**flow/run.sh**
```bash
#!/bin/bash
# the make line also repeats each setting of config.mk as NAME=value (left out here)
make -C /OpenROAD-flow-scripts/flow DESIGN_CONFIG=/design/flow/config.mk WORK_HOME=/design/flow/orfs CLKGATE_MAP_FILE= finish
```
**flow/config.mk**
```make
export PLATFORM = sky130hd
export DESIGN_NAME = connect_four
export DESIGN_NICKNAME = connect_four
export VERILOG_FILES = /design/flow/design.v
export SDC_FILE = /design/flow/constraint.sdc
export NUM_CORES = 4
export LEC_CHECK = 0
export ABC_AREA = 1
export CAP_MARGIN = 25
export CELL_PAD_IN_SITES_DETAIL_PLACEMENT = 2
export CORE_ASPECT_RATIO = 1.52
export CORE_MARGIN = 2
export CORE_UTILIZATION = 60
export CTS_CLUSTER_SIZE = 46
export GPL_ROUTABILITY_DRIVEN = 0
export GPL_TIMING_DRIVEN = 0
export HOLD_SLACK_MARGIN = 0.13
export MAX_ROUTING_LAYER = met5
export MIN_ROUTING_LAYER = met1
export PLACE_DENSITY = 0.6
export SLEW_MARGIN = 0
export TNS_END_PERCENT = 85
```
**flow/constraint.sdc**
```tcl
create_clock -name core_clock -period 4.72 [get_ports {clock}]
set_input_delay 0.9440 -clock core_clock [delete_from_list [all_inputs] [get_ports {clock}]]
set_output_delay 0.9440 -clock core_clock [all_outputs]
set_load 0.01 [all_outputs]
```
**flow/design.v**
```verilog
`timescale 1ns / 1ps
module debounce_one_shot(
    input CLK,
    input EN,
    input RST,
    input BTN,
    output logic DB_BTN
    );
    localparam logic [7:0] c_LOW_GOING_HIGH_CLOCKS = 8'h19;  
    localparam logic [7:0] c_HIGH_GOING_LOW_CLOCKS = 8'h33;  
    localparam logic [7:0] c_ONE_SHOT_CLOCKS       = 8'h01;  
    typedef enum { ST_init, ST_BTN_low, ST_BTN_low_to_high, ST_BTN_high, ST_BTN_high_to_low, ST_one_shot} STATES;
    STATES NS, PS;
    logic [7:0] s_db_count;
    logic s_count_rst, s_count_inc;
    always_ff @(posedge CLK) begin
        if (RST == 1'b1)
            s_db_count <= 8'h00;
        else if (EN == 1'b1) begin
            if (s_count_rst == 1'b1)
                s_db_count <= 8'h00;
            else if (s_count_inc == 1'b1)
                s_db_count <= s_db_count + 1;
        end
    end
    always_ff @(posedge CLK) begin
       if (RST == 1'b1)
           PS <= ST_init;
       else if (EN == 1'b1)
           PS <= NS; 
    end
    always_comb begin
        NS = ST_init;
        DB_BTN = 1'b0;
        s_count_rst = 1'b0;
        s_count_inc = 1'b0;
        case (PS)
            ST_init: begin           
                NS = ST_BTN_low;
                DB_BTN = 1'b0;
                s_count_rst = 1'b1;
            end
            ST_BTN_low: begin    
                if (BTN == 1'b1) begin        
                    NS = ST_BTN_low_to_high;  
                    s_count_inc = 1'b1;        
                end
                else begin
                    NS = ST_BTN_low;         
                    s_count_rst = 1'b1;
                end
            end
            ST_BTN_low_to_high: begin    
                if (BTN == 1'b1) begin   
                    if (s_db_count == c_LOW_GOING_HIGH_CLOCKS) begin 
                        NS = ST_BTN_high;
                        s_count_rst = 1'b1;
                    end
                    else begin           
                        NS = ST_BTN_low_to_high;
                        s_count_inc = 1'b1;
                    end
                end
                else begin               
                    NS = ST_BTN_low;
                    s_count_rst = 1'b1;
                end
            end
            ST_BTN_high: begin           
                if (BTN == 1'b1) begin 
                    NS = ST_BTN_high;
                    s_count_rst = 1'b1;
                end
                else begin               
                    NS = ST_BTN_high_to_low;
                    s_count_inc = 1'b1;
                end
            end
            ST_BTN_high_to_low: begin
                if (BTN == 1'b0) begin   
                    if (s_db_count == c_HIGH_GOING_LOW_CLOCKS) begin 
                        NS = ST_one_shot;
                        s_count_rst = 1'b1;
                    end
                    else begin           
                        NS = ST_BTN_high_to_low;
                        s_count_inc = 1'b1;
                    end
                end
                else begin               
                    NS = ST_BTN_high;
                    s_count_rst = 1'b1;
                end 
            end
            ST_one_shot: begin   
                if (s_db_count == c_ONE_SHOT_CLOCKS) begin  
                    NS = ST_init;
                    s_count_rst = 1'b1;
                    DB_BTN = 1'b0;
                end
                else begin               
                    NS = ST_one_shot;
                    s_count_inc = 1'b1;
                    DB_BTN = 1'b1;
                end
            end
            default: begin               
                NS = ST_init;
                s_count_rst = 1'b1;
                s_count_inc = 1'b0;
                DB_BTN = 1'b0;
            end
        endcase
    end
endmodule
`timescale 1ns / 1ps
module position_mover(   
    input RBTN,  
    input LBTN,  
    input clock,
    input en,
    input reset,
    input rst,
    output [2:0] columnPosition
    );
    logic [2:0] position;
    always_ff @(posedge clock) begin
        if (reset)
            position <= 3'b011;
        else if (!en)
            position <= position;
        else if (rst)
            position <= 3'b011;
        else begin
            if(RBTN && !LBTN && position < 6)        
                position <= position + 1;
            else if (LBTN && !RBTN && position > 0)  
                position <= position - 1;
        end
    end   
    assign columnPosition = position;  
endmodule
`timescale 1ns / 1ps
module game_state(
    input clock,
    input en,                                
    input reset,                             
    input rst,                               
    input select,                            
    input [2:0] columnPosition,
    output logic [7:0][7:0] green_grid,        
    output logic [7:0][7:0] blue_grid        
    );
    reg turn;     
    always_ff @ (posedge clock) begin 
        if (reset)
            turn <= 0;
        else if (!en)
            turn <= turn;
        else if (rst)                                 
            turn <= 0;
        else begin
            if (select)                          
                turn <= ~turn;
        end
    end
    reg [7:0] topRow;
    always_comb begin
        case (columnPosition)
            3'b000: topRow = 8'b01111111;                
            3'b001: topRow = 8'b10111111;                
            3'b010: topRow = 8'b11011111;
            3'b011: topRow = 8'b11101111;
            3'b100: topRow = 8'b11110111;
            3'b101: topRow = 8'b11111011;
            3'b110: topRow = 8'b11111101;
            default: topRow = 8'b11111111;
        endcase;
    end
    reg [6:0][2:0] columnCount;                  
    always_ff @ (posedge clock) begin
        if (reset) begin
            for(int i = 0; i < 7; i ++) begin 
                columnCount[i] <= 3'b000; 
            end
        end
        else if (!en) begin
        end
        else if (rst) begin                                 
            for(int i = 0; i < 7; i ++) begin 
                columnCount[i] <= 3'b000; 
            end
        end    
        else begin
            if(select && columnCount[columnPosition] < 5)   
                columnCount[columnPosition] <= columnCount[columnPosition] + 1;
        end
    end
    always_ff @ (posedge clock) begin
      if (reset) begin
        for(int i = 0; i < 8; i++) begin
            green_grid[i] <= 8'b11111111;
            blue_grid[i] <= 8'b11111111;
        end
      end
      else if (en) begin
        case (turn)
            (1'b0): begin 
                    green_grid[0] <= topRow;
                    blue_grid[0] <= 8'b11111111;
             end
            (1'b1): begin
                blue_grid[0] <= topRow;
                green_grid[0] <= 8'b11111111;
             end
        endcase
        if (rst) begin                           
            for(int i = 1; i < 8; i++) begin
                green_grid[i] <= 8'b11111111;
                blue_grid[i] <= 8'b11111111;
            end
        end 
        else begin
            if (select) begin                    
                case (turn)
                    (1'b0):  green_grid[7 - columnCount[columnPosition]][7 - columnPosition] <= 1'b0; 
                    (1'b1): blue_grid[7 - columnCount[columnPosition]][7 - columnPosition] <= 1'b0;
                endcase
            end
        end
      end
    end
endmodule
`timescale 1ns / 1ps
module matrix_driver(
    input clock,  
    input en,
    input reset,
    input [7:0][7:0] green_grid, blue_grid,        
    output logic [7:0] green_driver, blue_driver, row_driver    
    );
    logic [2:0] count;                           
    always_ff @ (posedge clock) begin
        if (reset)
            count <= 3'b000;
        else if (en)
            count <= count + 3'b001;
    end
    always @ (*)  begin                           
        case (count)                             
            3'b000: row_driver = 8'b00000001;        
            3'b001: row_driver = 8'b00000010;       
            3'b010: row_driver = 8'b00000100;
            3'b011: row_driver = 8'b00001000;
            3'b100: row_driver = 8'b00010000;
            3'b101: row_driver = 8'b00100000;
            3'b110: row_driver = 8'b01000000;
            3'b111: row_driver = 8'b10000000;
            default: row_driver = 8'b00000000;
        endcase
    end
    assign green_driver = green_grid[count];         
    assign blue_driver = blue_grid[count];
endmodule
`timescale 1ns / 1ps
module connect_four(
    input clock,
    input reset,                        
    input rbtn, lbtn, mbtn, bbtn,
    output logic [7:0] row, greenColumn, blueColumn  
    );
    logic inter_clock, db_mbtn, db_bbtn, db_lbtn, db_rbtn;
    logic [7:0][7:0] blue_gridTest, green_gridTest;
    logic [2:0] position;
    logic [7:0] topRow;
    clk_div MYCLOCK (
        .clk(clock),
        .reset(reset),
        .sclk(inter_clock)
    );   
    debounce_one_shot debouncer1 (
        .CLK(clock),
        .EN(inter_clock),
        .RST(reset),
        .BTN(mbtn),
        .DB_BTN(db_mbtn)
    );
    debounce_one_shot debouncer2 (
        .CLK(clock),
        .EN(inter_clock),
        .RST(reset),
        .BTN(bbtn),
        .DB_BTN(db_bbtn)
    );
    debounce_one_shot debouncer3 (   
        .CLK(clock),
        .EN(inter_clock),
        .RST(reset),
        .BTN(rbtn),
        .DB_BTN(db_rbtn)
    );
    debounce_one_shot debouncer4 (   
        .CLK(clock),
        .EN(inter_clock),
        .RST(reset),
        .BTN(lbtn),
        .DB_BTN(db_lbtn)
    );
    position_mover mover(
        .RBTN(db_rbtn),
        .LBTN(db_lbtn),
        .rst(db_bbtn),
        .clock(clock),
        .en(inter_clock),
        .reset(reset),
        .columnPosition(position)
    );
    game_state game(
        .clock(clock),
        .en(inter_clock),
        .reset(reset),
        .rst(db_bbtn),
        .select(db_mbtn),
        .columnPosition(position),
        .green_grid(green_gridTest),
        .blue_grid(blue_gridTest)
    );
    matrix_driver driver (
        .clock(clock),
        .en(inter_clock),
        .reset(reset),
        .blue_grid(blue_gridTest),
        .green_grid(green_gridTest),
        .green_driver(greenColumn),
        .blue_driver(blueColumn),
        .row_driver(row)
    );
endmodule
module clk_div (
    input clk,
    input reset,
    output sclk
    );
  localparam integer MAX_COUNT = 60; 
  integer div_cnt;
  reg tmp_clk; 
   always @ (posedge clk)              
   begin
         if (reset)
         begin
            tmp_clk <= 0;
            div_cnt <= 0;
         end else if (div_cnt == MAX_COUNT) 
         begin
            tmp_clk <= ~tmp_clk; 
            div_cnt <= 0;
         end else
            div_cnt <= div_cnt + 1;  
   end 
   assign sclk = (div_cnt == MAX_COUNT) && !tmp_clk; 
endmodule
```
==> run notes, run 1 <==
- 0.02239 — area fraction in xor and xnor cells
- 23590 um2 — overall chip area
- 414 x sky130_fd_sc_hd__nand2_1, 292 x sky130_fd_sc_hd__inv_1, 253 x sky130_fd_sc_hd__dfxtp_1, 166 x sky130_fd_sc_hd__nor2_1, 146 x sky130_fd_sc_hd__a21oi_1 — most frequent cells after synthesis
- 5 — total of warnings raised by yosys
- 0 — Synth mux share
- 13410 um2 — post-synthesis chip area from yosys
- detailed placement (3_5_place_dp) — last stage the flow got to
- sky130_fd_sc_hd__dfxtp_1 — most area-hungry cell type in the Yosys netlist
- 0 — count of library flops with an enable pin
- 0.3777 — Seq share, synth
- 0.3777 — Top cell area share
- sky130_fd_sc_hd__dfxtp_1 — prevailing post-synth register cell
- 0.6106 — fp util
- 6.828 um2 — average cell area after synthesis
- 30 — total I/O pin count
- 1964 — gate count after technology mapping
- 188.3 um — Die Y
- simple AND/OR/NAND/NOR gates — largest family of logic cells by area
- 27 — number of buffer cells added on primary ports
- 0.2864 — fraction of the mapped netlist area in simple logic gates
- sky130_fd_sc_hd__dfxtp_1 38%, sky130_fd_sc_hd__nand2_1 12%, sky130_fd_sc_hd__inv_1 8.2%, sky130_fd_sc_hd__a21oi_1 5.4%, sky130_fd_sc_hd__o21ai_0 5.2% — Largest cells by area
- [ERROR DPL-0033] detailed placement checks failed during check placement. — Tool Error
- 21960 um2 — core outline area
- 0.1761 — complex-gate fraction of the synthesized area
- 13410 um2 — cell area after synthesis
- 253 — number of flip-flops and latches in the synthesized netlist
- 59 — synth unique cells
- stopped before the end — status
- 125.3 um — DIE WIDTH
- 0.01959 — Adders+Majority by Area
- 1991 — Net Count, Synth
- 0 — Synth async-reset ratio
- sky130_fd_sc_hd__nand2_1 — leading cell type by number of instances after synthesis
- 67 — standard-cell row count
- 1964 — total cells reported by yosys after synthesis
through the flow:
step	area, um2	cells	setup WS (ns)	total power [mW]	hold WS (ns)
after floorplan	13410	1964	2.053	2.267	0.4114
after global placement	14030	2267	1.208	2.326	0.4223
==> run 2, diff against run 1 <==
Settings changed: ABC_AREA 1 to not set, CAP_MARGIN 25 to 20, CORE_ASPECT_RATIO 1.52 to 0.56, CORE_UTILIZATION 60 to 37, CTS_CLUSTER_DIAMETER set to 48, CTS_CLUSTER_SIZE 46 to 91, GPL_ROUTABILITY_DRIVEN 0 to 1, GPL_TIMING_DRIVEN 0 to not set, HOLD_SLACK_MARGIN 0.13 to not set, MAX_ROUTING_LAYER met5 to not set, PLACE_DENSITY 0.6 to 0.84, SLEW_MARGIN 0 to 35, TNS_END_PERCENT 85 to not set.
Clock period 4.72 ns to 6.33 ns, I/O delays scaled along.
==> run 2 against run 1 <==
  * The run fails in global routing (5_1_grt)
  * Die size grew 47%
  * Synthesized cell count is 30% lower
  * Area after synthesis is 8.7% lower
==> run notes, run 2 <==
- stopped before the end — status
- global routing (5_1_grt) — last stage the flow got to
- 0 — number of setup buffers added after CTS
- 1372 — gate count after technology mapping
- 0.9685 — routability cong.
- 5 — total of warnings raised by yosys
- 0.1850 — complex-gate fraction of the synthesized area
- simple AND/OR/NAND/NOR gates — largest family of logic cells by area
- 1372 — total cells reported by yosys after synthesis
- 0.3788 — fp util
- 0 — Synth async-reset ratio
- 29 — number of buffer cells added on primary ports
- sky130_fd_sc_hd__dfxtp_1 — prevailing post-synth register cell
- 0.4138 — Seq share, synth
- 12240 um2 — post-synthesis chip area from yosys
- 0.02147 — Adders+Majority by Area
- 32310 um2 — core outline area
- sky130_fd_sc_hd__clkbuf_16 — root cell of the clock tree
- sky130_fd_sc_hd__dfxtp_1 41%, sky130_fd_sc_hd__mux4_2 6.3%, sky130_fd_sc_hd__a21oi_1 5.9%, sky130_fd_sc_hd__nor2_1 5.6%, sky130_fd_sc_hd__nand2_1 3.3% — Largest cells by area
- 8.922 um2 — average cell area after synthesis
- sky130_fd_sc_hd__dfxtp_1 — leading cell type by number of instances after synthesis
- 0.4138 — Top cell area share
- 0.02862 — area fraction in xor and xnor cells
- 80 — synth unique cells
- sky130_fd_sc_hd__dfxtp_1 — most area-hungry cell type in the Yosys netlist
- 1399 — Net Count, Synth
- 3 — buffer levels on the longest clock path
- 1 — H-tree depth
- 247.1 um — DIE WIDTH
- 34610 um2 — overall chip area
- 0.2161 — fraction of the mapped netlist area in simple logic gates
- 140.1 um — Die Y
- 0 — number of buffers inserted by hold repair at cts
- 12240 um2 — cell area after synthesis
- 253 — number of flip-flops and latches in the synthesized netlist
- 253 — Sink Count
- 0 — count of library flops with an enable pin
- 25 — clock buffers created by TritonCTS
- 49 — standard-cell row count
- 30 — total I/O pin count
- 0.09373 — Synth mux share
- 42210 um — DPL Wire Length
- 253 x sky130_fd_sc_hd__dfxtp_1, 182 x sky130_fd_sc_hd__nor2_1, 144 x sky130_fd_sc_hd__a21oi_1, 106 x sky130_fd_sc_hd__nand2_1, 54 x sky130_fd_sc_hd__nand3_1 — most frequent cells after synthesis
- 0 — Resized cells post-CTS
run 2: stage by stage:
stage                     cell area [um2]  setup WS [ns]  std cells  hold WS [ns]  total power [mW]
after detailed placement            12790          1.368       1760        0.4646             1.690
after global placement              12780          2.084       1760        0.4278             1.682
after CTS                           13680         0.8948       1805        0.4788             3.304
after floorplan                     12240          2.813       1372        0.4105             1.671
==> run 3, diff against run 2 <==
Settings changed: CELL_PAD_IN_SITES_DETAIL_PLACEMENT 2 to 0, CELL_PAD_IN_SITES_GLOBAL_PLACEMENT set to 0, CORE_ASPECT_RATIO 0.56 to 1.16, CORE_UTILIZATION 37 to 72, CTS_CLUSTER_DIAMETER 48 to 90, CTS_CLUSTER_SIZE 91 to 13, GPL_ROUTABILITY_DRIVEN 1 to not set, GPL_TIMING_DRIVEN set to 1, MIN_ROUTING_LAYER met1 to not set, PLACE_DENSITY 0.84 to not set, PLACE_DENSITY_LB_ADDON set to 0.27, SLEW_MARGIN 35 to 20, TNS_END_PERCENT set to 40.
Clock period 6.33 ns to 2.87 ns, I/O delays scaled along.
==> run 3 against run 2 <==
  * Area after synthesis is the same
  * Die size shrank 48%
  * Synthesized cell count is the same
  * The layout now fails its checks (negative setup slack)
==> run notes, run 3 <==
- 1 — cell depth of the worst hold path
- negative setup slack — layout check failures
- 80 — synth unique cells
- 51 — standard-cell row count
- -0.20 ns — reg-to-reg slack, setup
- 0.554 — Seq pwr share
- 0.3255 GHz — Fmax
- 3.072 ns — Min Clock Period, post-route
- 0 — max-slew violation count
- 1479 — layout net count
- reg2reg — Hold Crit Class
- 1663 — post-route insts no fill
- 1618 — dpl cells
- mover.position[0] — Critical Path Source
- 0.52 ns — clock latency at the later pin of the worst-skew pair
- 3.51 mW — power dissipated in sequential cells
- 38 — number of logged tool warnings
- 0 — number of max-cap violations
- game.green_grid[18] — reg-to-reg endpoint
- registers — Biggest consumer
- 0.9796 — routability cong.
- 0.9747 ns — transition time at the pin with the least slew margin
- reg2reg — worst setup path class
- 0 — final hold violations
- sky130_fd_sc_hd__mux4_2 — highest-delay cell along the critical path
- 13330 um2 — standard cell area after detailed placement
- 0 — antenna violations before repair
- 1372 — gate count after technology mapping
- 0.4138 — Top cell area share
- 0.020 — combinational cell fraction of total power
- 12240 um2 — post-synthesis chip area from yosys
- 1486 — number of DRC markers in iteration 0
- 12240 um2 — cell area after synthesis
- game.blue_grid[0] — capture endpoint of the worst hold path
- failed layout checks — status
- 17.41% — area growth from synthesis to final layout
- -0.1464 ns — minimum setup slack after placement
- 1.379 mW — Switch Pwr
- sky130_fd_sc_hd__dfxtp_1 41%, sky130_fd_sc_hd__mux4_2 6.3%, sky130_fd_sc_hd__a21oi_1 5.9%, sky130_fd_sc_hd__nor2_1 5.6%, sky130_fd_sc_hd__nand2_1 3.3% — Largest cells by area
- buf_6 > nand2b_4 > mux4_2 > inv_2 > ha_4 > nand2_4 > nor3_4 > ha_4 > buf_12 > buf_2 > a32o_2 > nor4b_4 > buf_12 > a21oi_1 — CP Cell Sequence
- 0 — Synth async-reset ratio
- 5.084 nW — total leakage power
- 0 — count of library flops with an enable pin
- sky130_fd_sc_hd__dfxtp_1 — leading cell type by number of instances after synthesis
- 1 — H-tree depth
- 54790 um — first-pass GRT wire length
- 0.2176 — switching share of total power
- game.blue_grid[0] — min-delay src
- 0 — number of buffers inserted by hold repair at cts
- yes — RSZ-0062 raised after global routing
- 0.7322 — fp util
- 253 x sky130_fd_sc_hd__dfxtp_1, 182 x sky130_fd_sc_hd__nor2_1, 144 x sky130_fd_sc_hd__a21oi_1, 106 x sky130_fd_sc_hd__nand2_1, 54 x sky130_fd_sc_hd__nand3_1 — most frequent cells after synthesis
- 6998 um2 — Logic area
- 0.8596 — Final Util
- 18060 um2 — overall chip area
- buffers and inverters — kind of cell with the highest combined delay on the critical path
- 5 — number of buffer and inverter stages on the critical path
- 0 — # diodes
- 253 — Sink Count
- 1372 — total cells reported by yosys after synthesis
- 0.3502 — worst-case headroom to the max-slew limit
- 5079 um2 — area of all sequential standard cells
- 11640 — via count of the routed design
- 0.49 ns — CP max stage delay
- 16720 um2 — core outline area
- 0.3686 — GRT Total Usage
- 144.4 um — Die Y
- 6 — TritonRoute pass-1 iters
- 0.02862 — area fraction in xor and xnor cells
- 0.4138 — Seq share, synth
- -0.2021 ns — worst setup margin
- 14370 um2 — summed area of non-filler cells in the final layout
- register — element type at the critical path start
- 29 — number of buffer cells added on primary ports
- built — TritonCTS clock tree
- 36330 um — aggregate routed wire length
- 6.998 — Via density
- 21.84 um — post-detailed-route wirelength per cell
- 129 uW — combinational-cell power consumption
- 63 — pin count of the biggest net entering global routing
- 0.07 ns — Clock Pin Slew Worst Setup and Hold Paths
- 3.49 ns — endpoint arrival time on the critical path
- game.green_grid[18] — capturing instance or port of the critical path
- register — kind of capture point of the worst setup path
- 0 — detailed-route DRC error count
- 0.09373 — Synth mux share
- 253 — number of flip-flops and latches in the synthesized netlist
- 0.2161 — fraction of the mapped netlist area in simple logic gates
- sky130_fd_sc_hd__clkbuf_16 — root cell of the clock tree
- 0.425 — share of total power in the clock network
- 921 — layout filler cell count
- 1399 — Net Count, Synth
- 30 — total I/O pin count
- 38 — final setup violation count
- 2.70 mW — clk pwr
- mover.position[0] — startpoint of the worst register-to-register path
- 5 — total of warnings raised by yosys
- 3.29 ns — required arrival time at the worst endpoint
- 441.2 nW/um2 — power density over cell area
- sky130_fd_sc_hd__dfxtp_1 — most area-hungry cell type in the Yosys netlist
- 4.961 mW — Internal Dissipation
- 0.0004349 V — VDD IR-drop max
- sky130_fd_sc_hd__dfxtp_1 — prevailing post-synth register cell
- 10960 — vias in the first global route
- 0.1850 — complex-gate fraction of the synthesized area
- 8.922 um2 — average cell area after synthesis
- 0 — number of nets with antenna violations after detailed routing
- 3 — buffer levels on the longest clock path
- 0.02147 — Adders+Majority by Area
- 14 — depth of the most critical reg-to-reg path
- simple AND/OR/NAND/NOR gates — largest family of logic cells by area
- 22450 um — DPL Wire Length
- 125.1 um — DIE WIDTH
- 0 — Overflow after GRT
- 1.070 — part of the cycle the worst path needs
- 14 — number of stages on the worst setup path
- 8 — peak fanout along the critical path
- 23 — clock buffers created by TritonCTS
- 0.01582 ns — Final Skew
-- run 3: final cells by class --
| class | count | share of cell area |
|---|---|---|
| Timing Repair Buffer | 142 | 0.09359 |
| Inverter | 26 | 0.006965 |
| Sequential cell | 253 | 0.3534 |
| Clock inverter | 1 | 0.0006094 |
| Tap cell | 212 | 0.01846 |
| Multi-Input combinational cell | 1006 | 0.4869 |
| Clock buffer | 23 | 0.04005 |
-- run 3: through the flow --
stage / TNS, ns / hold slack [ns] / total power [mW]
finish: -2.022 / 0.4664 / 6.340
CTS: -0.05881 / 0.4665 / 6.304
detailed placement: -3.870 / 0.4531 / 3.719
floorplan: -3.312 / 0.4105 / 3.685
global placement: -0.1089 / 0.4375 / 3.717
global route: -6.134 / 0.4900 / 6.464
-- run 3: metal layers --
| metal | GRT usage | wire, um |
|---|---|---|
| met1 | 0.4348 | 13080 |
| met2 | 0.6507 | 17730 |
| met3 | 0.05438 | 2883 |
| met4 | 0.2029 | 2630 |
| met5 | 0 | 0 |
-- run 3: repair_timing --
item                                    in CTS  in global routing
pin swaps                                    2                  9
buffers inserted                            10                 10
hold endpoints to repair                     0                  0
endpoints found under the setup margin      82                 95
resized                                     26                 47
cloned                                       3                  0
==> run 4, diff against run 3 <==
Settings changed: ABC_AREA set to 1, CELL_PAD_IN_SITES_DETAIL_PLACEMENT 0 to not set, CELL_PAD_IN_SITES_GLOBAL_PLACEMENT 0 to not set, CORE_ASPECT_RATIO 1.16 to not set, CORE_UTILIZATION 72 to 71, CTS_CLUSTER_DIAMETER 90 to not set, CTS_CLUSTER_SIZE 13 to not set, GPL_TIMING_DRIVEN 1 to not set, PLACE_DENSITY set to 0.6, PLACE_DENSITY_LB_ADDON 0.27 to not set, TNS_END_PERCENT 40 to not set.
Clock period 2.87 ns to 3.03 ns, I/O delays scaled along.
==> run 4 against run 3 <==
  * The run now finishes clean
  * First-iteration DRC count fell by 14%
  * Total power rose by 12%
  * Clock skew fell by 0.0062 ns
  * Critical path type is now reg2out
  * Largest power group is now the clock network
==> run notes, run 4 <==
- 0 — Synth mux share
- 1964 — total cells reported by yosys after synthesis
- 0.2864 — fraction of the mapped netlist area in simple logic gates
- built — TritonCTS clock tree
- 50 — standard-cell row count
- 0 — number of buffers inserted by hold repair at cts
- 0 — Overflow after GRT
- sky130_fd_sc_hd__clkdlybuf4s50_1 — highest-delay cell along the critical path
- sky130_fd_sc_hd__o21ai_0 — most used cell, CP
- 2001 — layout net count
- 414 x sky130_fd_sc_hd__nand2_1, 292 x sky130_fd_sc_hd__inv_1, 253 x sky130_fd_sc_hd__dfxtp_1, 166 x sky130_fd_sc_hd__nor2_1, 146 x sky130_fd_sc_hd__a21oi_1 — most frequent cells after synthesis
- sky130_fd_sc_hd__nand2_1 — leading cell type by number of instances after synthesis
- 0 ns — final total negative setup slack
- 37 — number of logged tool warnings
- 48 — peak fanout along the critical path
- 0.7193 — fp util
- 211 uW — combinational-cell power consumption
- 0.0004553 V — VDD IR-drop max
- 3.34 mW — power dissipated in sequential cells
- 253 — number of flip-flops and latches in the synthesized netlist
- 5.576 mW — Internal Dissipation
- 2 — cell depth of the worst hold path
- driver.count[0] — Critical Path Source
- 0 — final hold violations
- complete, no violations — status
- 8 — number of stages on the worst setup path
- 0.58 ns — CP max stage delay
- 30 — total I/O pin count
- 5 — total of warnings raised by yosys
- 0.9775 — routability cong.
- the clock network — Biggest consumer
- game.green_grid[10] — capture endpoint of the worst hold path
- 1 — H-tree depth
- reg2reg — Hold Crit Class
- 0 — count of library flops with an enable pin
- 0.4400 ns — Hold WS
- 141.4 um — DIE WIDTH
- 14980 um2 — summed area of non-filler cells in the final layout
- 6.466 nW — total leakage power
- 57 — pin count of the biggest net entering global routing
- 0.53 ns — clock latency at the later pin of the worst-skew pair
- 0.06 ns — Clock Pin Slew Worst Setup and Hold Paths
- 0.8340 ns — transition time at the pin with the least slew margin
- 253 — Sink Count
- 0 — max-slew violation count
- sky130_fd_sc_hd__dfxtp_1 — prevailing post-synth register cell
- 2.939 ns — Min Clock Period, post-route
- 0.9701 — part of the cycle the worst path needs
- 0.3777 — Top cell area share
- 37860 um — aggregate routed wire length
- 7 — TritonRoute pass-1 iters
- 0.4440 — worst-case headroom to the max-slew limit
- 1394 — layout filler cell count
- 13400 — via count of the routed design
- 13940 um2 — standard cell area after detailed placement
- 0 — final setup violation count
- game.green_grid[10] — min-delay src
- 24690 um — DPL Wire Length
- greenColumn[2] — capturing instance or port of the critical path
- sky130_fd_sc_hd__dfxtp_1 — most area-hungry cell type in the Yosys netlist
- 0.17 ns — reg-to-reg slack, setup
- 472.1 nW/um2 — power density over cell area
- 12790 — vias in the first global route
- 3 — number of buffer and inverter stages on the critical path
- 6.828 um2 — average cell area after synthesis
- 17.01 um — post-detailed-route wirelength per cell
- register — element type at the critical path start
- 0.01959 — Adders+Majority by Area
- 3 — buffer levels on the longest clock path
- 0 — Synth async-reset ratio
- 0.030 — combinational cell fraction of total power
- 0.472 — Seq pwr share
- primary output — kind of capture point of the worst setup path
- inv_2 > buf_12 > a21oi_1 > o21ai_0 > o21ai_0 > nor2_1 > a31oi_1 > clkdlybuf4s50_1 — CP Cell Sequence
- 6.019 — Via density
- 2.33 ns — endpoint arrival time on the critical path
- 1964 — gate count after technology mapping
- 18 — depth of the most critical reg-to-reg path
- 0 — antenna violations before repair
- 29 — number of buffer cells added on primary ports
- 20000 um2 — overall chip area
- sky130_fd_sc_hd__dfxtp_1 38%, sky130_fd_sc_hd__nand2_1 12%, sky130_fd_sc_hd__inv_1 8.2%, sky130_fd_sc_hd__a21oi_1 5.4%, sky130_fd_sc_hd__o21ai_0 5.2% — Largest cells by area
- 0.1761 — complex-gate fraction of the synthesized area
- reg2out — worst setup path class
- 13410 um2 — cell area after synthesis
- 18640 um2 — core outline area
- 13410 um2 — post-synthesis chip area from yosys
- simple AND/OR/NAND/NOR gates — largest family of logic cells by area
- 11.71% — area growth from synthesis to final layout
- 1991 — Net Count, Synth
- 0 — number of max-cap violations
- 0 — # diodes
- 0.3402 GHz — Fmax
- 0.3708 — GRT Total Usage
- 0.498 — share of total power in the clock network
- 141.4 um — Die Y
- 1277 — number of DRC markers in iteration 0
- 0.009609 ns — Final Skew
- 27 — clock buffers created by TritonCTS
- 3.52 mW — clk pwr
- 0.2116 — switching share of total power
- sky130_fd_sc_hd__clkbuf_16 — root cell of the clock tree
- no — RSZ-0062 raised after global routing
- 61220 um — first-pass GRT wire length
- 0 — number of nets with antenna violations after detailed routing
- 59 — synth unique cells
- mover.position[0] — startpoint of the worst register-to-register path
- game.green_grid[50] — reg-to-reg endpoint
- 0 — detailed-route DRC error count
- 1.497 mW — Switch Pwr
- buffers and inverters — kind of cell with the highest combined delay on the critical path
- 0.02239 — area fraction in xor and xnor cells
- 0.3777 — Seq share, synth
- 2.42 ns — required arrival time at the worst endpoint
==> run 4: metal layers <==
layer	share of wire	vias to the layer above	GRT usage	routed length, um
li1	-	6450	-	-
met1	0.40	6049	0.4707	15030
met2	0.47	745	0.6298	17690
met3	0.094	154	0.05569	3570
met4	0.041	0	0.1611	1570
met5	0	-	0	0
==> run 4: stage by stage <==
stage,power [mW],utilization,setup WS (ns),std cells
5_1_grt,7.245,0.8036,0.01043,2226
4_1_cts,7.056,0.7990,0.01150,2225
3_3_place_gp,3.605,0.7478,0.2142,2178
3_5_place_dp,3.607,0.7478,0.1186,2178
2_1_floorplan,3.531,-,0.3625,1964
6_report,7.073,0.8036,0.09074,2226
==> run 4: final cells by class <==
type / count / area [um2] / area share
tap: 234 / 292.8 / 0.01954
timing repair buffer: 71 / 742.0 / 0.04953
sequential: 253 / 5070 / 0.3384
clock inverter: 7 / 135.1 / 0.009020
multi-input combinational: 1316 / 6778 / 0.4524
clock buffer: 40 / 814.5 / 0.05437
inverter: 305 / 1149 / 0.07667
==> run 4: what timing repair did <==
| action | in CTS | in global routing |
|---|---|---|
| gates resized | 2 | 19 |
| pin swaps | 0 | 2 |
| setup buffers | 0 | 0 |
| setup endpoints to repair | 1 | 105 |
| cloned | 0 | 1 |
==> run 5, diff against run 4 <==
Settings changed: ABC_AREA 1 to not set, CORE_UTILIZATION 71 to 40.
Clock period 3.03 ns to 4.08 ns, I/O delays scaled along.
==> run 5 against run 4 <==
  * Still clean on timing, DRC and antenna
  * Critical path type is now reg2reg
  * Highest routed layer unchanged
  * Die size grew 60%
  * Clock-buffer cell count grew 1
  * Clock power shrank 19%
  * Register-to-register slack gained 0.13 ns
  * Clock skew grew 0.0057 ns
  * Flip-flop count is the same
  * Combinational power shrank about 60%
  * Sequential share of layout area grew 2.2 points
  * Wire length shrank 14%
  * Global-route usage shrank 17 points
  * Hold slack gained 0.0036 ns
==> run notes, run 5 <==
- 0.458 — Seq pwr share
- 3 — buffer levels on the longest clock path
- 253 — Sink Count
- 253 x sky130_fd_sc_hd__dfxtp_1, 182 x sky130_fd_sc_hd__nor2_1, 144 x sky130_fd_sc_hd__a21oi_1, 106 x sky130_fd_sc_hd__nand2_1, 54 x sky130_fd_sc_hd__nand3_1 — most frequent cells after synthesis
- game.blue_grid[27] — reg-to-reg endpoint
- 0.09373 — Synth mux share
- 9610 — vias in the first global route
- 52670 um — first-pass GRT wire length
- 0 — final setup violation count
- 0.54 ns — clock latency at the later pin of the worst-skew pair
- 28 — clock buffers created by TritonCTS
- 5.402 mW — Total Power
- 30350 um2 — core outline area
- 0 — # diodes
- 3.778 ns — Min Clock Period, post-route
- 0.016 — combinational cell fraction of total power
- game.blue_grid[27] — capturing instance or port of the critical path
- 784 — number of DRC markers in iteration 0
- 10340 — via count of the routed design
- 178.9 um — Die Y
- 4 — number of buffer and inverter stages on the critical path
- 0 — number of buffers inserted by hold repair at cts
- sky130_fd_sc_hd__clkbuf_16 — root cell of the clock tree
- mover.position[1] — startpoint of the worst register-to-register path
- 5 — total of warnings raised by yosys
- 5 — TritonRoute pass-1 iters
- 1372 — gate count after technology mapping
- 1 — cell depth of the worst hold path
- the clock network — Biggest consumer
- mover.position[1] — Critical Path Source
- 0.06 ns — Clock Pin Slew Worst Setup and Hold Paths
- 178.9 um — DIE WIDTH
- register — kind of capture point of the worst setup path
- 253 — number of flip-flops and latches in the synthesized netlist
- reg2reg — worst setup path class
- 12240 um2 — post-synthesis chip area from yosys
- 5.730 — Via density
- 4.50 ns — required arrival time at the worst endpoint
- 0.4138 — Top cell area share
- 2.48 mW — power dissipated in sequential cells
- 0.2647 GHz — Fmax
- 0 — count of library flops with an enable pin
- 1372 — total cells reported by yosys after synthesis
- 0.4033 — fp util
- 0.2161 — fraction of the mapped netlist area in simple logic gates
- 0.63 ns — CP max stage delay
- 0.0002602 V — VDD IR-drop max
- 14.95% — area growth from synthesis to final layout
- 0 — detailed-route DRC error count
- 0 ns — final total negative setup slack
- 0 — final hold violations
- 35 — number of logged tool warnings
- 0 — Synth async-reset ratio
- 0.9164 — routability cong.
- 12240 um2 — cell area after synthesis
- 8.922 um2 — average cell area after synthesis
- buffers and inverters — kind of cell with the highest combined delay on the critical path
- sky130_fd_sc_hd__dfxtp_1 41%, sky130_fd_sc_hd__mux4_2 6.3%, sky130_fd_sc_hd__a21oi_1 5.9%, sky130_fd_sc_hd__nor2_1 5.6%, sky130_fd_sc_hd__nand2_1 3.3% — Largest cells by area
- 59 — pin count of the biggest net entering global routing
- 1 — H-tree depth
- 12 — peak fanout along the critical path
- 383.9 nW/um2 — power density over cell area
- 29 — number of buffer cells added on primary ports
- 4.312 mW — Internal Dissipation
- 1.021 ns — transition time at the pin with the least slew margin
- 0 — Overflow after GRT
- 32660 um — aggregate routed wire length
- 2.84 mW — clk pwr
- 0.1850 — complex-gate fraction of the synthesized area
- 84.3 uW — combinational-cell power consumption
- sky130_fd_sc_hd__dfxtp_1 — leading cell type by number of instances after synthesis
- sky130_fd_sc_hd__dfxtp_1 — highest-delay cell along the critical path
- 0.02862 — area fraction in xor and xnor cells
- 1415 — layout net count
- 0 — number of nets with antenna violations after detailed routing
- 22020 um — DPL Wire Length
- sky130_fd_sc_hd__dfxtp_1 — prevailing post-synth register cell
- 13 — number of stages on the worst setup path
- built — TritonCTS clock tree
- 0.4138 — Seq share, synth
- 30 — total I/O pin count
- 0.2051 — GRT Total Usage
- 64 — standard-cell row count
- 1399 — Net Count, Synth
- 32020 um2 — overall chip area
- 80 — synth unique cells
- 0.3187 — worst-case headroom to the max-slew limit
- 0.30 ns — reg-to-reg slack, setup
- 4.20 ns — endpoint arrival time on the critical path
- 1.091 mW — Switch Pwr
- 4.888 nW — total leakage power
- game.blue_grid[0] — capture endpoint of the worst hold path
- reg2reg — Hold Crit Class
- 0 — antenna violations before repair
- 0.02147 — Adders+Majority by Area
- game.blue_grid[0] — min-delay src
- inv_1 > mux4_2 > inv_2 > ha_1 > nand2_1 > nor3_1 > ha_1 > inv_1 > nor3_1 > a32o_1 > buf_4 > nand3_1 > o22a_1 — CP Cell Sequence
- 13 — depth of the most critical reg-to-reg path
- 0.2019 — switching share of total power
- 18.09 um — post-detailed-route wirelength per cell
- sky130_fd_sc_hd__dfxtp_1 — most area-hungry cell type in the Yosys netlist
- 0 — number of max-cap violations
- simple AND/OR/NAND/NOR gates — largest family of logic cells by area
- complete, no violations — status
- no — RSZ-0062 raised after global routing
- 0 — max-slew violation count
- 0.526 — share of total power in the clock network
- register — element type at the critical path start
- 0.9260 — part of the cycle the worst path needs
- 0.01534 ns — Final Skew
[run 5: cell type report]
class,count,area [um2]
timing repair buffer,73,665.6
fill,2907,16280
multi-input combinational,1006,6689
sequential,253,5069
tap,396,495.5
clock inverter,10,203.9
clock buffer,41,850.8
inverter,26,97.59
[run 5: layer usage]
layer  vias up  part of all wire  global-route usage
met5         -                 0                   0
met1      5043              0.49              0.2968
li1       5040                 -                   -
met2       226              0.46              0.3244
met4         0             0.016             0.05014
met3        34             0.043             0.02481
[run 5: per-stage QoR]
stage / hold slack [ns] / area [um2] / std cells / utilization / setup slack (ns)
floorplan: 0.4105 / 12240 / 1372 / - / 0.6011
global placement: 0.4296 / 13020 / 1754 / 0.4288 / 0.4057
detailed placement: 0.4254 / 13020 / 1754 / 0.4288 / 0.1822
CTS: 0.4410 / 14070 / 1805 / 0.4636 / 0.1764
global route: 0.4625 / 14070 / 1805 / 0.4636 / 0.08932
finish: 0.4436 / 14070 / 1805 / 0.4636 / 0.3018
[run 5: repair_timing]
item / in CTS / in global routing
setup buffers: 0 / 0
endpoints found under the setup margin: 0 / 16
resized: 0 / 1
==> run 6, diff against run 5 <==
Settings changed: ABC_AREA set to 1, CAP_MARGIN 20 to 5, CELL_PAD_IN_SITES_DETAIL_PLACEMENT set to 2, CORE_UTILIZATION 40 to 60, CTS_CLUSTER_SIZE set to 46, GPL_ROUTABILITY_DRIVEN set to 0, GPL_TIMING_DRIVEN set to 0, MAX_ROUTING_LAYER set to met4, MIN_ROUTING_LAYER set to met2, SLEW_MARGIN 20 to 10, TNS_END_PERCENT set to 85.
Clock period 4.08 ns to 4.72 ns, I/O delays scaled along.
==> run 6 against run 5 <==
  * The run now fails in detailed placement (3_5_place_dp)
  * Die size shrank 26%
  * Area after synthesis is 9.6% higher
  * Synthesized cell count is 43% higher
==> run notes, run 6 <==
- stopped before the end — status
- detailed placement (3_5_place_dp) — last stage the flow got to
- [ERROR DPL-0033] detailed placement checks failed during check placement. — Tool Error
- 153.5 um — Die Y
- 59 — synth unique cells
- simple AND/OR/NAND/NOR gates — largest family of logic cells by area
- 0 — Synth async-reset ratio
- 27 — number of buffer cells added on primary ports
- 23560 um2 — overall chip area
- 153.5 um — DIE WIDTH
- 6.828 um2 — average cell area after synthesis
- 414 x sky130_fd_sc_hd__nand2_1, 292 x sky130_fd_sc_hd__inv_1, 253 x sky130_fd_sc_hd__dfxtp_1, 166 x sky130_fd_sc_hd__nor2_1, 146 x sky130_fd_sc_hd__a21oi_1 — most frequent cells after synthesis
- 21890 um2 — core outline area
- 0.01959 — Adders+Majority by Area
- 5 — total of warnings raised by yosys
- sky130_fd_sc_hd__dfxtp_1 — prevailing post-synth register cell
- sky130_fd_sc_hd__dfxtp_1 — most area-hungry cell type in the Yosys netlist
- 0.6126 — fp util
- 0.1761 — complex-gate fraction of the synthesized area
- 0.3777 — Seq share, synth
- 13410 um2 — post-synthesis chip area from yosys
- 0 — Synth mux share
- sky130_fd_sc_hd__dfxtp_1 38%, sky130_fd_sc_hd__nand2_1 12%, sky130_fd_sc_hd__inv_1 8.2%, sky130_fd_sc_hd__a21oi_1 5.4%, sky130_fd_sc_hd__o21ai_0 5.2% — Largest cells by area
- 1964 — total cells reported by yosys after synthesis
- 54 — standard-cell row count
- 13410 um2 — cell area after synthesis
- sky130_fd_sc_hd__nand2_1 — leading cell type by number of instances after synthesis
- 0.3777 — Top cell area share
- 253 — number of flip-flops and latches in the synthesized netlist
- 1964 — gate count after technology mapping
- 30 — total I/O pin count
- 0 — count of library flops with an enable pin
- 1991 — Net Count, Synth
- 0.02239 — area fraction in xor and xnor cells
- 0.2864 — fraction of the mapped netlist area in simple logic gates
==> run 6: per-stage QoR <==
stage	setup WS [ns]	instances
after floorplan	2.053	1964
after global placement	1.311	2271
==> run 7, diff against run 6 <==
Settings changed: ABC_AREA 1 to not set, CAP_MARGIN 5 to 15, CELL_PAD_IN_SITES_DETAIL_PLACEMENT 2 to not set, CORE_UTILIZATION 60 to 72, CTS_CLUSTER_SIZE 46 to 42, GPL_ROUTABILITY_DRIVEN 0 to not set, GPL_TIMING_DRIVEN 0 to not set, MAX_ROUTING_LAYER met4 to not set, MIN_ROUTING_LAYER met2 to not set, SETUP_SLACK_MARGIN set to 0.56, SLEW_MARGIN 10 to 20, TNS_END_PERCENT 85 to not set.
Clock period 4.72 ns to 8.0 ns, I/O delays scaled along.
==> run 7 against run 6 <==
  * Now clean on timing, DRC and antenna
  * Die size fell by 23%
  * Area after synthesis fell by 8.7%
  * Synthesized cell count fell by 30%
==> run notes, run 7 <==
- 0.1919 GHz — Fmax
- register — kind of capture point of the worst setup path
- 0.02862 — area fraction in xor and xnor cells
- 13 — depth of the most critical reg-to-reg path
- 1381 — layout net count
- 26 — clock buffers created by TritonCTS
- 0.484 — share of total power in the clock network
- reg2reg — worst setup path class
- 20450 um — DPL Wire Length
- 29 — number of buffer cells added on primary ports
- 1 — cell depth of the worst hold path
- 0.499 — Seq pwr share
- 12240 um2 — cell area after synthesis
- 0.09373 — Synth mux share
- 0 — final setup violation count
- 1372 — gate count after technology mapping
- sky130_fd_sc_hd__clkbuf_16 — root cell of the clock tree
- 80 — synth unique cells
- 1.123 ns — transition time at the pin with the least slew margin
- 1.998 mW — Internal Dissipation
- 253 x sky130_fd_sc_hd__dfxtp_1, 182 x sky130_fd_sc_hd__nor2_1, 144 x sky130_fd_sc_hd__a21oi_1, 106 x sky130_fd_sc_hd__nand2_1, 54 x sky130_fd_sc_hd__nand3_1 — most frequent cells after synthesis
- 0.7381 — fp util
- 0.2101 — switching share of total power
- mover.position[0] — Critical Path Source
- 6.757 — Via density
- sky130_fd_sc_hd__dfxtp_1 — leading cell type by number of instances after synthesis
- 8.37 ns — required arrival time at the worst endpoint
- 5.58 ns — endpoint arrival time on the critical path
- 0.3487 — GRT Total Usage
- 16580 um2 — core outline area
- 134.4 um — DIE WIDTH
- 0 — antenna violations before repair
- 18060 um2 — overall chip area
- 19.99 um — post-detailed-route wirelength per cell
- sky130_fd_sc_hd__dfxtp_1 — prevailing post-synth register cell
- 1399 — Net Count, Synth
- complete, no violations — status
- registers — Biggest consumer
- 4.612 nW — total leakage power
- simple AND/OR/NAND/NOR gates — largest family of logic cells by area
- 13 — number of stages on the worst setup path
- 0.1850 — complex-gate fraction of the synthesized area
- 0 ns — final total negative setup slack
- sky130_fd_sc_hd__dfxtp_1 — highest-delay cell along the critical path
- 10750 — via count of the routed design
- 0.02147 — Adders+Majority by Area
- sky130_fd_sc_hd__dfxtp_1 — most area-hungry cell type in the Yosys netlist
- 0.4491 ns — Hold WS
- 189.0 nW/um2 — power density over cell area
- 5.212 ns — Min Clock Period, post-route
- 253 — Sink Count
- 1372 — total cells reported by yosys after synthesis
- 0 — # diodes
- 30 — total I/O pin count
- mover.position[0] — startpoint of the worst register-to-register path
- reg2reg — Hold Crit Class
- 0.4138 — Seq share, synth
- 2 — number of buffer and inverter stages on the critical path
- 69 — pin count of the biggest net entering global routing
- 0.01269 ns — Final Skew
- register — element type at the critical path start
- 0 — Synth async-reset ratio
- 0 — Overflow after GRT
- 134.4 um — Die Y
- 0 — detailed-route DRC error count
- 8.922 um2 — average cell area after synthesis
- 5 — total of warnings raised by yosys
- 1275 — number of DRC markers in iteration 0
- 1 — H-tree depth
- 2.788 ns — worst setup margin
- 41.6 uW — combinational-cell power consumption
- 253 — number of flip-flops and latches in the synthesized netlist
- 0 — number of buffers inserted by hold repair at cts
- 0.9750 — routability cong.
- 37 — number of logged tool warnings
- 2.79 ns — reg-to-reg slack, setup
- 0.6515 — part of the cycle the worst path needs
- 0 — final hold violations
- 29 — peak fanout along the critical path
- simple AND/OR/NAND/NOR gates — kind of cell with the highest combined delay on the critical path
- 3.173 ns — minimum setup slack after placement
- 31810 um — aggregate routed wire length
- 0.0001848 V — VDD IR-drop max
- 1.06 ns — CP max stage delay
- 0 — Resized cells post-CTS
- 47 — standard-cell row count
- game.green_grid[23] — reg-to-reg endpoint
- 0.54 ns — clock latency at the later pin of the worst-skew pair
- 0.06 ns — Clock Pin Slew Worst Setup and Hold Paths
- 0 — number of max-cap violations
- 0 — number of nets with antenna violations after detailed routing
- built — TritonCTS clock tree
- 12240 um2 — post-synthesis chip area from yosys
- sky130_fd_sc_hd__dfxtp_1 41%, sky130_fd_sc_hd__mux4_2 6.3%, sky130_fd_sc_hd__a21oi_1 5.9%, sky130_fd_sc_hd__nor2_1 5.6%, sky130_fd_sc_hd__nand2_1 3.3% — Largest cells by area
- 0 — max-slew violation count
- 0 — number of setup buffers added after CTS
- 51180 um — first-pass GRT wire length
- 0.2506 — worst-case headroom to the max-slew limit
- mux2_2 > a21oi_2 > and2_1 > inv_1 > ha_1 > nand2_1 > nor3_1 > ha_1 > inv_1 > nor3_1 > a32o_1 > nor4b_4 > a21oi_1 — CP Cell Sequence
- 0 — count of library flops with an enable pin
- 0.2161 — fraction of the mapped netlist area in simple logic gates
- game.green_grid[23] — capturing instance or port of the critical path
- game.green_grid[0] — capture endpoint of the worst hold path
- 0.4138 — Top cell area share
- no — RSZ-0062 raised after global routing
- 9934 — vias in the first global route
- 3 — buffer levels on the longest clock path
- 2.529 mW — Total Power
- 6 — TritonRoute pass-1 iters
- 9.322% — area growth from synthesis to final layout
- game.green_grid[0] — min-delay src
- 1.26 mW — power dissipated in sequential cells
- 531.3 uW — Switch Pwr
- 0.016 — combinational cell fraction of total power
- 1.23 mW — clk pwr
run 7: final cells by class:
class | instances | area [um2]
inverters | 26 | 97.59
clock buffers | 36 | 759.5
multi-input cells | 1006 | 6693
fillers | 1115 | 3202
well taps | 220 | 275.3
flip-flops and latches | 253 | 5067
clock inverters | 9 | 113.9
repair buffers | 41 | 375.4
run 7: through the flow:
| step | cell area (um2) | instances | utilization |
|---|---|---|---|
| finish | 13380 | 1591 | 0.8069 |
| global route | 13380 | 1591 | 0.8069 |
| CTS | 13380 | 1591 | 0.8067 |
| detailed placement | 12500 | 1546 | 0.7540 |
| global placement | 12500 | 1546 | 0.7540 |
| floorplan | 12240 | 1372 | - |
run 7: layer usage:
metal | part of all wire | global-route usage
met1 | 0.42 | 0.4974
met2 | 0.46 | 0.5499
met3 | 0.095 | 0.05745
met4 | 0.029 | 0.1023
met5 | 0 | 0
==> run 8, diff against run 7 <==
Settings changed: ABC_AREA set to 0, CELL_PAD_IN_SITES_DETAIL_PLACEMENT set to 1, CELL_PAD_IN_SITES_GLOBAL_PLACEMENT set to 2, CORE_ASPECT_RATIO set to 0.55, CORE_MARGIN 2 to 6, CORE_UTILIZATION 72 to 44, CTS_CLUSTER_DIAMETER set to 219, CTS_CLUSTER_SIZE 42 to not set, GPL_TIMING_DRIVEN set to 1, MAX_ROUTING_LAYER set to met5, MIN_ROUTING_LAYER set to met2, PLACE_DENSITY 0.6 to not set, PLACE_DENSITY_LB_ADDON set to 0.3, SETUP_SLACK_MARGIN 0.56 to -0.5, TNS_END_PERCENT set to 55.
Clock period 8.0 ns to 7.81 ns, I/O delays scaled along.
==> run 8 against run 7 <==
  * Clock skew rose by 0.0075 ns
  * Final cell count rose by 10%
  * Total power rose by 1.3%
  * Highest routed layer is now met5
  * Wire length rose by 32%
  * Hold slack improved by 0.019 ns
  * Clock power barely moved
  * Synthesized cell count did not move
  * Global-route usage rose by 3.9 points
  * Clock-buffer cell count fell by 3
  * Core utilization fell by 30 points
==> run notes, run 8 <==
- 1387 — layout net count
- 80 — synth unique cells
- buf_4 > mux2_2 > a21oi_2 > and2_1 > inv_1 > ha_1 > nand2_1 > nor3_1 > ha_1 > inv_1 > nor3_1 > a32o_1 > nor4b_4 > a21oi_1 — CP Cell Sequence
- 27260 um — DPL Wire Length
- 0 — count of library flops with an enable pin
- 0.2161 — fraction of the mapped netlist area in simple logic gates
- sky130_fd_sc_hd__clkbuf_16 — root cell of the clock tree
- 11 — TritonRoute pass-1 iters
- 8.922 um2 — average cell area after synthesis
- registers — Biggest consumer
- 0.68 ns — CP max stage delay
- 48.3 uW — combinational-cell power consumption
- 0.02147 — Adders+Majority by Area
- simple AND/OR/NAND/NOR gates — kind of cell with the highest combined delay on the critical path
- reg2reg — Hold Crit Class
- 1.29 mW — power dissipated in sequential cells
- 0 — max-slew violation count
- sky130_fd_sc_hd__dfxtp_1 41%, sky130_fd_sc_hd__mux4_2 6.3%, sky130_fd_sc_hd__a21oi_1 5.9%, sky130_fd_sc_hd__nor2_1 5.6%, sky130_fd_sc_hd__nand2_1 3.3% — Largest cells by area
- 0 — number of setup buffers added after CTS
- 0.6165 — part of the cycle the worst path needs
- 8.22 ns — required arrival time at the worst endpoint
- 25 — clock buffers created by TritonCTS
- 41930 um — aggregate routed wire length
- 0 ns — final total negative setup slack
- 0.4138 — Seq share, synth
- 0.1850 — complex-gate fraction of the synthesized area
- 0 — Overflow after GRT
- 253 x sky130_fd_sc_hd__dfxtp_1, 182 x sky130_fd_sc_hd__nor2_1, 144 x sky130_fd_sc_hd__a21oi_1, 106 x sky130_fd_sc_hd__nand2_1, 54 x sky130_fd_sc_hd__nand3_1 — most frequent cells after synthesis
- 0 — final hold violations
- 23.94 um — post-detailed-route wirelength per cell
- 0.02862 — area fraction in xor and xnor cells
- 236.9 um — DIE WIDTH
- game.green_grid[19] — reg-to-reg endpoint
- sky130_fd_sc_hd__dfxtp_1 — leading cell type by number of instances after synthesis
- game.blue_grid[0] — capture endpoint of the worst hold path
- 5.23 ns — endpoint arrival time on the critical path
- 4.815 ns — Min Clock Period, post-route
- 3.00 ns — reg-to-reg slack, setup
- register — element type at the critical path start
- complete, no violations — status
- 10.70% — area growth from synthesis to final layout
- built — TritonCTS clock tree
- 35 — number of logged tool warnings
- 3115 — layout filler cell count
- 3 — number of buffer and inverter stages on the critical path
- 0.9650 — routability cong.
- 1.953 mW — Internal Dissipation
- 16720 — vias in the first global route
- 0 — final setup violation count
- 14610 — via count of the routed design
- 1372 — total cells reported by yosys after synthesis
- 0.07 ns — Clock Pin Slew Worst Setup and Hold Paths
- 0.2077 GHz — Fmax
- 0.09373 — Synth mux share
- 0.477 — share of total power in the clock network
- 29 — number of buffer cells added on primary ports
- 44 — standard-cell row count
- 5069 um2 — area of all sequential standard cells
- 0.02015 ns — Final Skew
- 0 — antenna violations before repair
- 3 — buffer levels on the longest clock path
- 1.22 mW — clk pwr
- 1399 — Net Count, Synth
- 26810 um2 — core outline area
- 65070 um — first-pass GRT wire length
- 0.2380 — switching share of total power
- 30 — total I/O pin count
- 1 — cell depth of the worst hold path
- 14 — depth of the most critical reg-to-reg path
- 14 — number of stages on the worst setup path
- 12240 um2 — post-synthesis chip area from yosys
- 0.1594 — worst-case headroom to the max-slew limit
- 0.019 — combinational cell fraction of total power
- sky130_fd_sc_hd__dfxtp_1 — most area-hungry cell type in the Yosys netlist
- 609.9 uW — Switch Pwr
- 1998 — number of DRC markers in iteration 0
- 32150 um2 — overall chip area
- 253 — Sink Count
- 0 — Resized cells post-CTS
- game.blue_grid[0] — min-delay src
- mover.position[0] — Critical Path Source
- 12240 um2 — cell area after synthesis
- 0.58 ns — clock latency at the later pin of the worst-skew pair
- 135.7 um — Die Y
- 0 — number of nets with antenna violations after detailed routing
- sky130_fd_sc_hd__dfxtp_1 — prevailing post-synth register cell
- 1 — H-tree depth
- mover.position[0] — startpoint of the worst register-to-register path
- 0 — detailed-route DRC error count
- 8.345 — Via density
- 6708 um2 — Logic area
- 0 — number of buffers inserted by hold repair at cts
- 0.4138 — Top cell area share
- 253 — number of flip-flops and latches in the synthesized netlist
- 5 — total of warnings raised by yosys
- game.green_grid[19] — capturing instance or port of the critical path
- 0.0001369 V — VDD IR-drop max
- sky130_fd_sc_hd__nor4b_4 — highest-delay cell along the critical path
- no — RSZ-0062 raised after global routing
- 0.4566 — fp util
- register — kind of capture point of the worst setup path
- 189.1 nW/um2 — power density over cell area
- 61 — pin count of the biggest net entering global routing
- 0.5054 — Final Util
- 0.3877 — GRT Total Usage
- 0 — number of max-cap violations
- simple AND/OR/NAND/NOR gates — largest family of logic cells by area
- 0.504 — Seq pwr share
- 1372 — gate count after technology mapping
- 4.613 nW — total leakage power
- reg2reg — worst setup path class
- 1.261 ns — transition time at the pin with the least slew margin
- 29 — peak fanout along the critical path
- 0 — Synth async-reset ratio
[run 8: area by class of cell]
class | instances | share of cell area
inverters | 26 | 0.007202
repair buffers | 48 | 0.03158
clock buffers | 33 | 0.05060
diodes | 6 | 0.001108
clock inverters | 11 | 0.006464
multi-input cells | 1006 | 0.4950
flip-flops and latches | 253 | 0.3741
well taps | 368 | 0.03398
[run 8: per-layer routing]
layer	up-vias	global-route usage	routed length, um
li1	4938	-	-
met1	4989	-	0
met2	4238	0.3928	18400
met3	427	0.5770	19590
met4	20	0.1079	3428
met5	-	0.2455	512
[run 8: per-stage QoR]
| step | hold slack, ns | power [mW] | setup slack, ns | area, um2 | cells |
|---|---|---|---|---|---|
| 6_report | 0.4685 | 2.562 | 2.995 | 13550 | 1751 |
| 2_1_floorplan | 0.4105 | 1.354 | 3.997 | 12240 | 1372 |
| 4_1_cts | 0.4544 | 2.537 | 3.258 | 13510 | 1744 |
| 5_1_grt | 0.4718 | 2.615 | 2.890 | 13540 | 1745 |
| 3_5_place_dp | 0.4377 | 1.367 | 3.358 | 12740 | 1700 |
| 3_3_place_gp | 0.4287 | 1.366 | 3.422 | 12740 | 1700 |
==> run 9, diff against run 8 <==
Settings changed: ABC_AREA 0 to not set, CAP_MARGIN 15 to 20, CELL_PAD_IN_SITES_DETAIL_PLACEMENT 1 to 0, CELL_PAD_IN_SITES_GLOBAL_PLACEMENT 2 to not set, CORE_ASPECT_RATIO 0.55 to 0.95, CORE_MARGIN 6 to 9, CORE_UTILIZATION 44 to 47, CTS_CLUSTER_DIAMETER 219 to 203, GPL_TIMING_DRIVEN 1 to not set, MAX_ROUTING_LAYER met5 to met4, MIN_ROUTING_LAYER met2 to not set, PLACE_DENSITY set to 0.74, PLACE_DENSITY_LB_ADDON 0.3 to not set, SETUP_SLACK_MARGIN -0.5 to not set, TNS_END_PERCENT 55 to not set.
Clock period 7.81 ns to 2.77 ns, I/O delays scaled along.
==> run 9 against run 8 <==
  * Now fails the layout checks on negative setup slack
  * Hold slack lost 0.018 ns
  * Via count down 23%
  * Sequential share of layout area is 4.2 points lower
  * Total power increased to 2.9 times the previous value
  * Die size up 0.10%
  * Critical path type unchanged
  * Highest routed layer is now met4
==> run notes, run 9 <==
- 0 — number of buffers inserted by hold repair at cts
- game.green_grid[24] — capturing instance or port of the critical path
- sky130_fd_sc_hd__mux4_2 — highest-delay cell along the critical path
- reg2reg — Hold Crit Class
- -0.1647 ns — minimum setup slack after placement
- 3.28 ns — endpoint arrival time on the critical path
- 25 — final setup violation count
- 0.4501 ns — Hold WS
- 0.486 — Seq pwr share
- 4 — number of buffer and inverter stages on the critical path
- 0.4971 — worst-case headroom to the max-slew limit
- 1372 — total cells reported by yosys after synthesis
- 10350 — vias in the first global route
- 0.5981 — Final Util
- 0.9667 — routability cong.
- 0.06 ns — Clock Pin Slew Worst Setup and Hold Paths
- 183.6 um — DIE WIDTH
- register — element type at the critical path start
- 11210 — via count of the routed design
- 6.095 — Via density
- -0.08186 ns — worst setup margin
- 23180 um — DPL Wire Length
- 12240 um2 — cell area after synthesis
- 29 — number of buffer cells added on primary ports
- 1087 — number of DRC markers in iteration 0
- 0 — final hold violations
- 1840 — post-route insts no fill
- 3.19 ns — required arrival time at the worst endpoint
- 0.7543 ns — transition time at the pin with the least slew margin
- 8.922 um2 — average cell area after synthesis
- buf_6 > nand2b_4 > mux4_2 > inv_2 > ha_4 > nand2_4 > nor3_4 > ha_4 > inv_4 > nor3_4 > a32o_2 > nor4b_4 > buf_4 > a21oi_2 — CP Cell Sequence
- 5.906 mW — Internal Dissipation
- 0.4138 — Seq share, synth
- 5.536 nW — total leakage power
- sky130_fd_sc_hd__dfxtp_1 41%, sky130_fd_sc_hd__mux4_2 6.3%, sky130_fd_sc_hd__a21oi_1 5.9%, sky130_fd_sc_hd__nor2_1 5.6%, sky130_fd_sc_hd__nand2_1 3.3% — Largest cells by area
- game.green_grid[0] — min-delay src
- 14 — number of stages on the worst setup path
- 27 — clock buffers created by TritonCTS
- 80 — synth unique cells
- game.green_grid[24] — reg-to-reg endpoint
- 0.4138 — Top cell area share
- 134 uW — combinational-cell power consumption
- 2.852 ns — Min Clock Period, post-route
- 14 — depth of the most critical reg-to-reg path
- 0.2127 — GRT Total Usage
- 253 x sky130_fd_sc_hd__dfxtp_1, 182 x sky130_fd_sc_hd__nor2_1, 144 x sky130_fd_sc_hd__a21oi_1, 106 x sky130_fd_sc_hd__nand2_1, 54 x sky130_fd_sc_hd__nand3_1 — most frequent cells after synthesis
- 1526 — layout net count
- sky130_fd_sc_hd__dfxtp_1 — prevailing post-synth register cell
- built — TritonCTS clock tree
- 0.54 ns — clock latency at the later pin of the worst-skew pair
- 5 — peak fanout along the critical path
- mover.position[0] — Critical Path Source
- 0.1850 — complex-gate fraction of the synthesized area
- 3.64 mW — power dissipated in sequential cells
- 1 — H-tree depth
- 19.04 um — post-detailed-route wirelength per cell
- the clock network — Biggest consumer
- negative setup slack — layout check failures
- sky130_fd_sc_hd__clkbuf_16 — root cell of the clock tree
- -0.08 ns — reg-to-reg slack, setup
- simple AND/OR/NAND/NOR gates — largest family of logic cells by area
- 0 — # diodes
- 54900 um — first-pass GRT wire length
- yes — RSZ-0062 raised after global routing
- 0.3506 GHz — Fmax
- 25600 um2 — core outline area
- 5 — total of warnings raised by yosys
- 0 — max-slew violation count
- 0 — antenna violations before repair
- 0.018 — combinational cell fraction of total power
- 0 — number of nets with antenna violations after detailed routing
- 0 — Overflow after GRT
- 0.2115 — switching share of total power
- 30 — total I/O pin count
- 5 — TritonRoute pass-1 iters
- 7158 um2 — Logic area
- 35030 um — aggregate routed wire length
- 0.09373 — Synth mux share
- 38 — number of logged tool warnings
- 1.030 — part of the cycle the worst path needs
- 5079 um2 — area of all sequential standard cells
- 1.584 mW — Switch Pwr
- simple AND/OR/NAND/NOR gates — kind of cell with the highest combined delay on the critical path
- 0 — detailed-route DRC error count
- 0.02147 — Adders+Majority by Area
- 25.10% — area growth from synthesis to final layout
- reg2reg — worst setup path class
- failed layout checks — status
- 0.02862 — area fraction in xor and xnor cells
- 0 — count of library flops with an enable pin
- mover.position[0] — startpoint of the worst register-to-register path
- sky130_fd_sc_hd__dfxtp_1 — most area-hungry cell type in the Yosys netlist
- 175.3 um — Die Y
- 73 — pin count of the biggest net entering global routing
- 57 — standard-cell row count
- 0.2161 — fraction of the mapped netlist area in simple logic gates
- 32180 um2 — overall chip area
- 0 — number of max-cap violations
- 0.0003956 V — VDD IR-drop max
- sky130_fd_sc_hd__dfxtp_1 — leading cell type by number of instances after synthesis
- 1372 — gate count after technology mapping
- 1399 — Net Count, Synth
- 0 — Synth async-reset ratio
- 2067 — layout filler cell count
- 253 — number of flip-flops and latches in the synthesized netlist
- 0.48 ns — CP max stage delay
- 0.496 — share of total power in the clock network
- 12240 um2 — post-synthesis chip area from yosys
- -0.9478 ns — final total negative setup slack
- 1760 — dpl cells
- 3.71 mW — clk pwr
- 253 — Sink Count
- 0.4781 — fp util
- 1 — cell depth of the worst hold path
- 3 — buffer levels on the longest clock path
- 489.1 nW/um2 — power density over cell area
- register — kind of capture point of the worst setup path
- game.green_grid[0] — capture endpoint of the worst hold path
- 0.01591 ns — Final Skew
==> run 9: stage by stage <==
stage | power [mW] | instance area, um2
after floorplan | 3.818 | 12460
after global placement | 3.854 | 13670
after detailed placement | 3.855 | 13670
after CTS | 7.519 | 14820
after global routing | 7.694 | 15310
final | 7.490 | 15310
==> run 9: timing repair <==
item	in CTS	in global routing
gates resized	59	87
buffers inserted	14	20
pin swaps	6	38
endpoints found under the hold margin	0	0
endpoints found under the setup margin	127	155
cloned	3	0
==> run 9: area by class of cell <==
| type | instances | area share |
|---|---|---|
| repair buffers | 185 | 0.1080 |
| flip-flops and latches | 253 | 0.3316 |
| clock buffers | 34 | 0.05041 |
| clock inverters | 12 | 0.009315 |
| multi-input cells | 1006 | 0.4674 |
| well taps | 324 | 0.02647 |
| inverters | 26 | 0.006700 |
==> run 9: routing by layer <==
| layer | global-route usage | wire, um |
|---|---|---|
| met4 | 0.06798 | 925 |
| met2 | 0.3275 | 16160 |
| met3 | 0.03140 | 2709 |
| met1 | 0.2827 | 15230 |
| met5 | - | 0 |
Power figures rest on the tool's default switching activity, not on a simulated workload.
